## vga_top
module vga_top(
	input ClkPort,
	input BtnC,
	input BtnU,
	input BtnD,
	input BtnR,
	input BtnL,
	input MoveTick,  
	output hSync, vSync,
	output [3:0] vgaR, vgaG, vgaB,
	output An0, An1, An2, An3, An4, An5, An6, An7,
	output Ca, Cb, Cc, Cd, Ce, Cf, Cg, Dp,
	output MemOE, MemWR, RamCS, QuadSpiFlashCS
	);
Size: ~3,000 cells after synthesis, about 120 flip-flops, ~41 I/O pins, ~23,000 um^2 of cells after synthesis.
clock: 11.4 ns
lec_check: 0
abc_area: 0
cap_margin: 20
cell_pad_in_sites_detail_placement: 1
core_aspect_ratio: 1.2
core_margin: 7
core_utilization: 52
cts_cluster_diameter: 285
cts_cluster_size: 100
gpl_routability_driven: 1
gpl_timing_driven: 1
place_density: 0.61
setup_slack_margin: 1.92
slew_margin: 20
tns_end_percent: 35
run.sh (not shown) runs the stock make flow with config.mk's settings and CLKGATE_MAP_FILE=.
Edit:
Settings changed: ABC_AREA 0 to default, CELL_PAD_IN_SITES_DETAIL_PLACEMENT 1 to default, CORE_ASPECT_RATIO 1.2 to default, CORE_MARGIN 7 to 2, CORE_UTILIZATION 52 to 68, CTS_CLUSTER_DIAMETER 285 to default, CTS_CLUSTER_SIZE 100 to default, GPL_ROUTABILITY_DRIVEN 1 to default, GPL_TIMING_DRIVEN 1 to default, PLACE_DENSITY 0.61 to 0.6, SETUP_SLACK_MARGIN 1.92 to default, TNS_END_PERCENT 35 to default.
Clock period 11.4 ns to 6.16 ns, I/O delays scaled along.
Result: The changed run produced a layout that fails on setup timing; final cell count came out lower by 0.76%; total power came out higher by 91%; die size came out lower by 30%; area after synthesis does not change; cell area came out higher by 2.4%; setup slack degrades by 2.4 ns.
Edit:
Settings changed: CORE_UTILIZATION 68 to 40.
Clock period 6.16 ns to 12.0 ns, I/O delays scaled along.
With this change the flow completed without violations.
Power falls by well over a third.
Worst setup slack improves by 2.8 ns.
Cell area falls slightly.
Non-clock buffer count falls by 88.
Count of clock-buffer cells in the layout stays the same.
Die area rises by well over a third.
Cell count rises by a few percent.
Hold slack is about the same.
Sequential power falls by well over a third.
Clock skew falls by 0.0098 ns.
Edit:
Settings changed: ABC_AREA from default to 1, CELL_PAD_IN_SITES_DETAIL_PLACEMENT from default to 0, CELL_PAD_IN_SITES_GLOBAL_PLACEMENT from default to 3, CORE_MARGIN 2 to 3, CTS_CLUSTER_DIAMETER from default to 160, CTS_CLUSTER_SIZE from default to 42, GPL_TIMING_DRIVEN from default to 0, MAX_ROUTING_LAYER from default to met4, MIN_ROUTING_LAYER from default to met2, PLACE_DENSITY 0.6 to 0.7, SLEW_MARGIN 20 to 15, TNS_END_PERCENT from default to 50.
With this change the flow never finished: it broke off in global placement (3_3_place_gp) with GPL-0301.
Area after synthesis went up by roughly a tenth.
Die area came out higher by roughly a tenth.
Synthesized cell count rose by a quarter to a third.

---

## exp/indigo
vga_top again, from the RTL that the note above started with.
==> flow/design.v (excerpt) <==
module vga_top(
	input ClkPort,
	input BtnC,
	input BtnU,
	input BtnD,
	input BtnR,
	input BtnL,
	input MoveTick,  
	output hSync, vSync,
	output [3:0] vgaR, vgaG, vgaB,
	output An0, An1, An2, An3, An4, An5, An6, An7,
	output Ca, Cb, Cc, Cd, Ce, Cf, Cg, Dp,
	output MemOE, MemWR, RamCS, QuadSpiFlashCS
	);
	wire Reset;
	assign Reset=BtnC;
	wire bright;
	wire[9:0] hc, vc;
	wire[3:0] lives;
	wire [6:0] ssdOut;
	wire [3:0] anode;
	wire [11:0] rgb;
	display_controller dc(.clk(ClkPort), .rst(Reset), .hSync(hSync), .vSync(vSync), .bright(bright), .hCount(hc), .vCount(vc));
	game_control sc(.clk(ClkPort), .en(MoveTick), .bright(bright), .rst(BtnC), .up(BtnU), .down(BtnD),.left(BtnL),.right(BtnR),.hCount(hc), .vCount(vc), .rgb(rgb), .lives(lives));
	display_lives cnt(.clk(ClkPort), .displayNumber(lives), .anode(anode), .ssdOut(ssdOut));
	assign vgaR = rgb[11 : 8];
	assign vgaG = rgb[7  : 4];
	assign vgaB = rgb[3  : 0];
	assign {MemOE, MemWR, RamCS, QuadSpiFlashCS} = 4'b1111;
	assign {An7, An6, An5, An4, An3, An2, An1, An0} = {4'b1111, anode};
	assign {Ca, Cb, Cc, Cd, Ce, Cf, Cg} = ssdOut[6 : 0];
	assign Dp = 1'b1;  
endmodule
Settings: LEC_CHECK=0, CAP_MARGIN=20, CORE_MARGIN=2, CORE_UTILIZATION=72, CTS_CLUSTER_DIAMETER=363, CTS_CLUSTER_SIZE=14, PLACE_DENSITY_LB_ADDON=0.26, SETUP_SLACK_MARGIN=1.1, SLEW_MARGIN=20; clock period 8.26 ns.
Relative to exp/indigo, the following input files were edited for exp/umber:
- CORE_UTILIZATION: 72 -> 40
- SETUP_SLACK_MARGIN: 1.1 -> unset
- CTS_CLUSTER_SIZE: 14 -> unset
- CTS_CLUSTER_DIAMETER: 363 -> unset
- PLACE_DENSITY_LB_ADDON: 0.26 -> unset
- PLACE_DENSITY: unset -> 0.6
- the clock period (ns, I/O delays scaled along): 8.26 -> 5.33
[summary]
Changes observed in exp/umber relative to exp/indigo: routed wire length up 17%, width of the die up about 33%, relative area of clock buffers and inverters in the final design down 0.36 points.
What the final checks of exp/umber revealed, after a flow that finished every stage, was a layout that fails on negative setup slack.
Relative to exp/umber, the following input files were edited for exp/yarrow:
- CORE_UTILIZATION changed from 40 to 65
- PLACE_DENSITY removed (was 0.6)
- the clock period (ns, I/O delays scaled along) changed from 5.33 to 8.85
exp/yarrow did not stop at any stage, and its layout met the timing, design-rule and antenna checks.
Average wire per standard cell (exp/yarrow over exp/umber): increase, 4.0%
Cell count: exp/yarrow lower than exp/umber
As far as worst clock skew on the final layout is concerned, exp/umber and exp/yarrow perform about the same.
Start point of the critical path = sc.xpos2[1]$_DFFE_PP1P_: exp/yarrow; start point of the critical path = sc.ypos2[3]$_DFFE_PP1P_: exp/umber
> inputs changed (exp/yarrow -> exp/raven)
- CORE_UTILIZATION: 65 -> 54
- SLEW_MARGIN: 20 -> 10
- the clock period (ns, I/O delays scaled along): 8.85 -> 12.0
### Flow results
- exp/raven went all the way through synthesis, placement and routing and the layout is clean on timing, DRC and antenna.
- exp/raven gives less total power after layout than exp/yarrow did.
- Die size up 7300 µm² in exp/raven wrt exp/yarrow
- Lower die height among exp/raven and exp/yarrow: exp/yarrow
- Post-route fraction of the period consumed by the critical path: exp/raven lower than exp/yarrow
Power figures rest on the tool's default switching activity, not on a simulated workload.
